==> build 18 <==
==> flow/design.v <==
`timescale 1 ns / 1 ns
module FM_demodulator
          (
           clk,
           reset,
           clk_enable,
           inp_I,
           inp_Q,
           out_fm
          );
  input   clk;
  input   reset;
  input   clk_enable;
  input   signed [38:0] inp_I;   
  input   signed [38:0] inp_Q;   
  output  [12:0] out_fm;   
  wire enb;
  reg signed [38:0] Delay1_out1;   
  reg signed [38:0] Delay2_out1;   
  reg signed [38:0] Delay4_out1;   
  wire signed [31:0] Sum4_sub_cast;   
  wire signed [31:0] Sum4_sub_cast_1;   
  wire signed [31:0] Sum4_sub_temp;   
  wire signed [29:0] Sum4_out1;   
  wire signed [68:0] Product_mul_temp;   
  wire signed [32:0] Product_out1;   
  reg signed [38:0] Delay3_out1;   
  wire signed [30:0] Sum3_sub_cast;   
  wire signed [30:0] Sum3_sub_cast_1;   
  wire signed [30:0] Sum3_sub_temp;   
  wire signed [28:0] Sum3_out1;   
  wire signed [67:0] Product2_mul_temp;   
  wire signed [32:0] Product2_out1;   
  wire signed [31:0] Sum5_sub_cast;   
  wire signed [31:0] Sum5_sub_cast_1;   
  wire signed [31:0] Sum5_sub_temp;   
  wire [12:0] OUTPUT_rsvd;   
  reg [12:0] OUTPUT_rsvdreg;
  assign enb = clk_enable;
  always @(posedge clk or posedge reset)
    begin : Delay1_process
      if (reset == 1'b1) begin
        Delay1_out1 <= 39'sh0000000000;
      end
      else begin
        if (enb) begin
          Delay1_out1 <= inp_I;
        end
      end
    end
  always @(posedge clk or posedge reset)
    begin : Delay2_process
      if (reset == 1'b1) begin
        Delay2_out1 <= 39'sh0000000000;
      end
      else begin
        if (enb) begin
          Delay2_out1 <= inp_Q;
        end
      end
    end
  always @(posedge clk or posedge reset)
    begin : Delay4_process
      if (reset == 1'b1) begin
        Delay4_out1 <= 39'sh0000000000;
      end
      else begin
        if (enb) begin
          Delay4_out1 <= Delay2_out1;
        end
      end
    end
  assign Sum4_sub_cast = inp_Q[38:7];
  assign Sum4_sub_cast_1 = Delay4_out1[38:7];
  assign Sum4_sub_temp = Sum4_sub_cast - Sum4_sub_cast_1;
  assign Sum4_out1 = Sum4_sub_temp[29:0];
  assign Product_mul_temp = Delay1_out1 * Sum4_out1;
  assign Product_out1 = Product_mul_temp[66:34];
  always @(posedge clk or posedge reset)
    begin : Delay3_process
      if (reset == 1'b1) begin
        Delay3_out1 <= 39'sh0000000000;
      end
      else begin
        if (enb) begin
          Delay3_out1 <= Delay1_out1;
        end
      end
    end
  assign Sum3_sub_cast = inp_I[38:8];
  assign Sum3_sub_cast_1 = Delay3_out1[38:8];
  assign Sum3_sub_temp = Sum3_sub_cast - Sum3_sub_cast_1;
  assign Sum3_out1 = Sum3_sub_temp[28:0];
  assign Product2_mul_temp = Sum3_out1 * Delay2_out1;
  assign Product2_out1 = Product2_mul_temp[65:33];
  assign Sum5_sub_cast = {Product_out1[32], Product_out1[32:2]};
  assign Sum5_sub_cast_1 = {Product2_out1[32], Product2_out1[32:2]};
  assign Sum5_sub_temp = Sum5_sub_cast - Sum5_sub_cast_1;
  assign OUTPUT_rsvd = Sum5_sub_temp[29:17];
always @(posedge clk)
    begin : OUTPUT_rsvdreg_process    
        if (enb) begin
          OUTPUT_rsvdreg <= OUTPUT_rsvd;
       end
    end
  assign out_fm = OUTPUT_rsvdreg;
endmodule   
==> flow/run.sh <==
#!/bin/bash
# the make line also repeats each setting of config.mk as NAME=value (left out here)
make -C /OpenROAD-flow-scripts/flow DESIGN_CONFIG=/design/flow/config.mk WORK_HOME=/design/flow/orfs CLKGATE_MAP_FILE= finish
==> flow/config.mk <==
export PLATFORM = sky130hd
export DESIGN_NAME = FM_demodulator
export DESIGN_NICKNAME = FM_demodulator
export VERILOG_FILES = /design/flow/design.v
export SDC_FILE = /design/flow/constraint.sdc
export NUM_CORES = 4
export LEC_CHECK = 0
export ABC_AREA = 0
export CAP_MARGIN = 20
export CORE_MARGIN = 2
export CORE_UTILIZATION = 72
export CTS_CLUSTER_DIAMETER = 367
export CTS_CLUSTER_SIZE = 99
export PLACE_DENSITY = 0.38
export SETUP_SLACK_MARGIN = 2.96
export SLEW_MARGIN = 20
==> flow/constraint.sdc <==
create_clock -name core_clock -period 13.4 [get_ports {clk}]
set_input_delay 2.6800 -clock core_clock [delete_from_list [all_inputs] [get_ports {clk}]]
set_output_delay 2.6800 -clock core_clock [all_outputs]
set_load 0.01 [all_outputs]
==> inputs of trial 93, as changes to build 18 <==
==> flow/config.mk (replaced) <==
export PLATFORM = sky130hd
export DESIGN_NAME = FM_demodulator
export DESIGN_NICKNAME = FM_demodulator
export VERILOG_FILES = /design/flow/design.v
export SDC_FILE = /design/flow/constraint.sdc
export NUM_CORES = 4
export LEC_CHECK = 0
export ABC_AREA = 1
export CAP_MARGIN = 20
export CORE_ASPECT_RATIO = 1.31
export CORE_MARGIN = 2
export CORE_UTILIZATION = 72
export CTS_CLUSTER_DIAMETER = 391
export CTS_CLUSTER_SIZE = 99
export SETUP_SLACK_MARGIN = -1.14
export SLEW_MARGIN = 20
export TNS_END_PERCENT = 15
==> flow/constraint.sdc (replaced) <==
create_clock -name core_clock -period 16.3 [get_ports {clk}]
set_input_delay 3.2600 -clock core_clock [delete_from_list [all_inputs] [get_ports {clk}]]
set_output_delay 3.2600 -clock core_clock [all_outputs]
set_load 0.01 [all_outputs]
==> summary of the runs <==
Critical path depth: trial 93 is lower than build 18 (7). Against build 18, the global-route usage of trial 93 is higher by 16 points. Of trial 93 and build 18, build 18 has the higher count of clock-buffer cells in the layout (gap 10). Of trial 93 and build 18, trial 93 has the higher clock skew (gap 0.011 ns). Between build 18 and trial 93, the lower non-clock buffer count is in trial 93 (gap 684). Between build 18 and trial 93, the lower sequential share of layout area is in build 18 (gap 0.22 points). Between trial 93 and build 18, the lower design area is in trial 93 (gap about 5.3%, measured against build 18). Between build 18 and trial 93, the lower utilization is in trial 93 (gap 6.7 points). Trial 93 completed with no timing, DRC or antenna violations. Build 18 finished but failed the layout checks on setup timing.
==> figures <==
item	build 18	trial 93
Run status	complete, but fails checks	finished clean
Reasons for failing layout checks	setup timing	-
Post-CTS clock slew at the launch and capture registers of the worst setup and hold paths	0.06 ns	0.11 ns
Register area	3829 µm²	3825 µm²
Fraction of the mapped netlist area in compound gates	0.03165	0.04090
Largest driver fanout on the critical path	14	27
Setup repair after global routing missed its margin	true	false
Worst-skew pair later-pin latency	0.51 ns	0.56 ns
Routability-driven placement congestion ratio	0.9938	1.086
Worst reg2reg endpoint	OUTPUT_rsvdreg[12]	OUTPUT_rsvdreg[9]
Setup ws final	-1.461 ns	0.6832 ns
Antenna diodes	1	27
Setup clock skew after layout	0.02214 ns	0.03331 ns
Synth Area per Inst	9.093 µm²	8.249 µm²
Hold Path Stages	1	2
Length of the first detailed-routing pass in iterations	6	17
Critical path capture point	OUTPUT_rsvdreg[12]	OUTPUT_rsvdreg[9]
Met1 Use GR	0.5314	0.5938

==> job 9510 <==
Starts from the design.v that is shown in full above.
clock: 12.9 ns
lec_check: 0
cap_margin: 20
cell_pad_in_sites_detail_placement: 0
core_aspect_ratio: 0.74
core_margin: 2
core_utilization: 63
cts_cluster_diameter: 151
cts_cluster_size: 100
gpl_timing_driven: 1
max_routing_layer: met4
setup_slack_margin: 3.73
slew_margin: 10
tns_end_percent: 20
run.sh (not shown) runs the stock make flow with config.mk's settings and CLKGATE_MAP_FILE=.
==> job 8259: changes against job 9510 <==
==> flow/config.mk (replaced) <==
export PLATFORM = sky130hd
export DESIGN_NAME = FM_demodulator
export DESIGN_NICKNAME = FM_demodulator
export VERILOG_FILES = /design/flow/design.v
export SDC_FILE = /design/flow/constraint.sdc
export NUM_CORES = 4
export LEC_CHECK = 0
export ABC_AREA = 1
export CAP_MARGIN = 20
export CELL_PAD_IN_SITES_DETAIL_PLACEMENT = 0
export CELL_PAD_IN_SITES_GLOBAL_PLACEMENT = 3
export CORE_ASPECT_RATIO = 0.74
export CORE_MARGIN = 7
export CORE_UTILIZATION = 46
export CTS_CLUSTER_DIAMETER = 151
export CTS_CLUSTER_SIZE = 44
export GPL_ROUTABILITY_DRIVEN = 0
export GPL_TIMING_DRIVEN = 1
export HOLD_SLACK_MARGIN = 0.04
export MAX_ROUTING_LAYER = met4
export MIN_ROUTING_LAYER = met2
export PLACE_DENSITY_LB_ADDON = 0.19
export SETUP_SLACK_MARGIN = 3.73
export SLEW_MARGIN = 30
export TNS_END_PERCENT = 90
==> job 6186: changes against job 9510 <==
--- a/flow/config.mk
+++ b/flow/config.mk
@@ -7,2 +7,3 @@
 export LEC_CHECK = 0
+export ABC_AREA = 1
 export CAP_MARGIN = 20
@@ -11,5 +12,5 @@
 export CORE_MARGIN = 2
-export CORE_UTILIZATION = 63
+export CORE_UTILIZATION = 47
 export CTS_CLUSTER_DIAMETER = 151
-export CTS_CLUSTER_SIZE = 100
+export CTS_CLUSTER_SIZE = 98
 export GPL_TIMING_DRIVEN = 1
@@ -18,2 +19,2 @@
 export SLEW_MARGIN = 10
-export TNS_END_PERCENT = 20
+export TNS_END_PERCENT = 5
==> results <==
|  | job 6186 | job 9510 | job 8259 |
|---|---|---|---|
| Outcome | finished clean | complete, but fails checks | stopped before the end |
| Stage where the flow stopped | - | - | 5_1_grt |
| Layout check failures | - | negative setup slack | - |
| Worst hold path stage count | 2 | 1 | - |
| Number of gates given a new drive strength after cts | 234 | 89 | 530 |
| Sequential Area | 0.00384 sq mm | 0.00385 sq mm | - |
| Number of buffers and inverters on the critical path | 18 | 8 | - |
| Most used cell, CP | fa_1 | fa_1 | - |
| Number of signal-net inverters in the final layout | 2946 | 2538 | - |
| Final worst path period share | 98.6% | 115% | - |
| Floorplan core area | 0.183 sq mm | 0.133 sq mm | 0.187 sq mm |
| Vias | 73900 | 63400 | - |
| Post-Layout Inst Area | 0.103 sq mm | 0.0949 sq mm | - |
| Worst hold margin | 0.480 ns | 0.521 ns | - |
| DRC viols | 0 | 0 | - |
| Yosys simple share | 15.9% | 14.1% | 15.9% |
| Count of flip-flops and latches | 150 | 150 | - |
| Largest cell class by area | combinational gates | combinational gates | - |
| Crit path required time | 13.21 ns | 13.17 ns | - |
| Logic share of the area | 69.9% | 74.0% | - |
| Average footprint of a synthesized cell | 8.25 sq um | 9.09 sq um | 8.25 sq um |
| Met1 Routed Length | 149000 um | 101000 um | - |
| Worst-path cell with the longest stage delay | fa_1 | fa_1 | - |
| Tool warning count | 32 | 31 | - |
| Pin slew with the least headroom to its limit | 1.11 ns | 1.20 ns | - |

==> build 79 <==
Starts from the design.v that is shown in full above.
Settings: LEC_CHECK=0, CAP_MARGIN=20, CELL_PAD_IN_SITES_DETAIL_PLACEMENT=1, CELL_PAD_IN_SITES_GLOBAL_PLACEMENT=3, CORE_MARGIN=2, CORE_UTILIZATION=22, CTS_CLUSTER_DIAMETER=284, GPL_ROUTABILITY_DRIVEN=0, GPL_TIMING_DRIVEN=1, HOLD_SLACK_MARGIN=0.18, MAX_ROUTING_LAYER=met5, MIN_ROUTING_LAYER=met2, PLACE_DENSITY_LB_ADDON=0.13, SETUP_SLACK_MARGIN=0.84, SLEW_MARGIN=10; clock period 25.0 ns.
==> build 51: changes against build 79 <==
==> flow/config.mk (replaced) <==
export PLATFORM = sky130hd
export DESIGN_NAME = FM_demodulator
export DESIGN_NICKNAME = FM_demodulator
export VERILOG_FILES = /design/flow/design.v
export SDC_FILE = /design/flow/constraint.sdc
export NUM_CORES = 4
export LEC_CHECK = 0
export CAP_MARGIN = 20
export CORE_MARGIN = 2
export CORE_UTILIZATION = 40
export SLEW_MARGIN = 20
==> trial 40: changes against build 79 <==
==> flow/config.mk (replaced) <==
export PLATFORM = sky130hd
export DESIGN_NAME = FM_demodulator
export DESIGN_NICKNAME = FM_demodulator
export VERILOG_FILES = /design/flow/design.v
export SDC_FILE = /design/flow/constraint.sdc
export NUM_CORES = 4
export LEC_CHECK = 0
export ABC_AREA = 1
export CAP_MARGIN = 20
export CORE_MARGIN = 2
export CORE_UTILIZATION = 72
export CTS_CLUSTER_DIAMETER = 338
export CTS_CLUSTER_SIZE = 99
export SLEW_MARGIN = 20
export TNS_END_PERCENT = 10
==> flow/constraint.sdc (replaced) <==
create_clock -name core_clock -period 11.7 [get_ports {clk}]
set_input_delay 2.3400 -clock core_clock [delete_from_list [all_inputs] [get_ports {clk}]]
set_output_delay 2.3400 -clock core_clock [all_outputs]
set_load 0.01 [all_outputs]
==> build 92: changes against build 79 <==
==> flow/config.mk (replaced) <==
export PLATFORM = sky130hd
export DESIGN_NAME = FM_demodulator
export DESIGN_NICKNAME = FM_demodulator
export VERILOG_FILES = /design/flow/design.v
export SDC_FILE = /design/flow/constraint.sdc
export NUM_CORES = 4
export LEC_CHECK = 0
export ABC_AREA = 1
export CAP_MARGIN = 20
export CORE_MARGIN = 2
export CORE_UTILIZATION = 72
export CTS_CLUSTER_DIAMETER = 301
export CTS_CLUSTER_SIZE = 99
export SLEW_MARGIN = 20
export TNS_END_PERCENT = 15
==> flow/constraint.sdc (replaced) <==
create_clock -name core_clock -period 16.3 [get_ports {clk}]
set_input_delay 3.2600 -clock core_clock [delete_from_list [all_inputs] [get_ports {clk}]]
set_output_delay 3.2600 -clock core_clock [all_outputs]
set_load 0.01 [all_outputs]
==> comparison table <==
metric                                                          build 79                 build 92                trial 40                 build 51
Run status                                       complete, no violations  complete, no violations  stopped before the end  complete, no violations
Stage where the flow stopped                                           -                        -                 5_1_grt                        -
Final TNS setup                                                     0 ps                     0 ps                       -                     0 ps
Die boundary width                                              622.5 um                 351.3 um                351.3 um                 462.7 um
Remaining antenna violation count after routing                        0                        0                       -                        0
Sequential cell count                                                150                      150                       -                      150
Final worst path period share                                     87.51%                   95.42%                       -                   82.86%
Final WL                                                       352600 um                309800 um                       -                257400 um
Critical path depth in cells                                          58                       50                       -                       55
Amount of wire on met2 after detailed routing                  185500 um                122700 um                       -                122300 um
Non-clock inverters                                                 2538                     2946                       -                     2538
End point of the critical path                        OUTPUT_rsvdreg[12]       OUTPUT_rsvdreg[11]                       -       OUTPUT_rsvdreg[12]
Kind of start point of the critical path                      input port               input port                       -               input port
Total Nets Final                                                   11910                    13210                       -                    11850
Highest-delay cell along the critical path                     a2111oi_1                    inv_2                       -                   xor2_4
Register-to-register setup slack                                 7890 ps                  3640 ps                       -                  8870 ps
Via-per-instance ratio                                             5.758                    6.146                       -                    5.174
Hold Path Origin                                         Delay1_out1[16]          Delay1_out1[35]                       -          Delay1_out1[23]
Non-clock buffer share                                            2.533%                   2.489%                       -                   2.156%
Fillers                                                            44090                     8627                       -                    20690
Crit path DRT                                                   25330 ps                 16570 ps                       -                 25260 ps
Sequential share of cell area                                     4.149%                   4.252%                       -                   4.334%
Area fraction in xor and xnor cells                               1.726%                  0.9984%                 0.9984%                   1.726%
Cell resize tally after clock tree synthesis                           0                        0                     170                        0
Relative max-transition margin                                    22.46%                   16.51%                       -                   25.28%
And+or+nand+nor area frac                                         14.12%                   15.87%                  15.87%                   14.12%

==> inputs of job 3308 <==
RTL: the design.v shown in full above, as it stands there.
==> flow/config.mk <==
export PLATFORM = sky130hd
export DESIGN_NAME = FM_demodulator
export DESIGN_NICKNAME = FM_demodulator
export VERILOG_FILES = /design/flow/design.v
export SDC_FILE = /design/flow/constraint.sdc
export NUM_CORES = 4
export LEC_CHECK = 0
export CAP_MARGIN = 20
export CORE_MARGIN = 2
export CORE_UTILIZATION = 32
export CTS_CLUSTER_SIZE = 76
export MAX_ROUTING_LAYER = met5
export MIN_ROUTING_LAYER = met2
export PLACE_DENSITY_LB_ADDON = 0.22
export SETUP_SLACK_MARGIN = 2.63
export SLEW_MARGIN = 20
==> flow/constraint.sdc <==
create_clock -name core_clock -period 13.7 [get_ports {clk}]
set_input_delay 2.7400 -clock core_clock [delete_from_list [all_inputs] [get_ports {clk}]]
set_output_delay 2.7400 -clock core_clock [all_outputs]
set_load 0.01 [all_outputs]
==> inputs of job 751, as changes to job 3308 <==
- CAP_MARGIN: 20 -> 15
- CORE_UTILIZATION: 32 -> 72
- CTS_CLUSTER_DIAMETER: unset -> 207
- CTS_CLUSTER_SIZE: 76 -> unset
- MAX_ROUTING_LAYER: met5 -> met4
- MIN_ROUTING_LAYER: met2 -> unset
- PLACE_DENSITY_LB_ADDON: 0.22 -> unset
- SETUP_SLACK_MARGIN: 2.63 -> unset
==> flow/constraint.sdc (replaced) <==
create_clock -name core_clock -period 12.6 [get_ports {clk}]
set_input_delay 2.5200 -clock core_clock [delete_from_list [all_inputs] [get_ports {clk}]]
set_output_delay 2.5200 -clock core_clock [all_outputs]
set_load 0.01 [all_outputs]
==> comparison table <==
	job 3308	job 751
Log Warnings	33	31
Actual slew at the worst max-slew pin	1220 ps	1180 ps
Vias/cell	6.24	5.75
Worst stage delay on the critical path	580 ps	520 ps
Combined flip-flop and latch cell area	3850 um2	3820 um2
Area occupied by multi-input gates	71200 um2	71100 um2
First element of the critical path	inp_I[17]	inp_Q[10]
Number of instances resized during post-cts repair	207	158
Wire length of the first global-routing pass	426000 um	390000 um
Buffers inserted during post-CTS setup optimization	39	29
Chip area	267000 um2	120000 um2
DP HPWL	217000 um	196000 um
Detailed-router iteration count before antenna repair	38	6
Post-placement cell count	13200	11200
Worst hold slack after final layout	527 ps	509 ps
Outcome	complete, but fails checks	complete, but fails checks
Reasons for failing layout checks	negative setup slack	negative setup slack
Clock buffers and inverters, area share	0.684%	0.731%
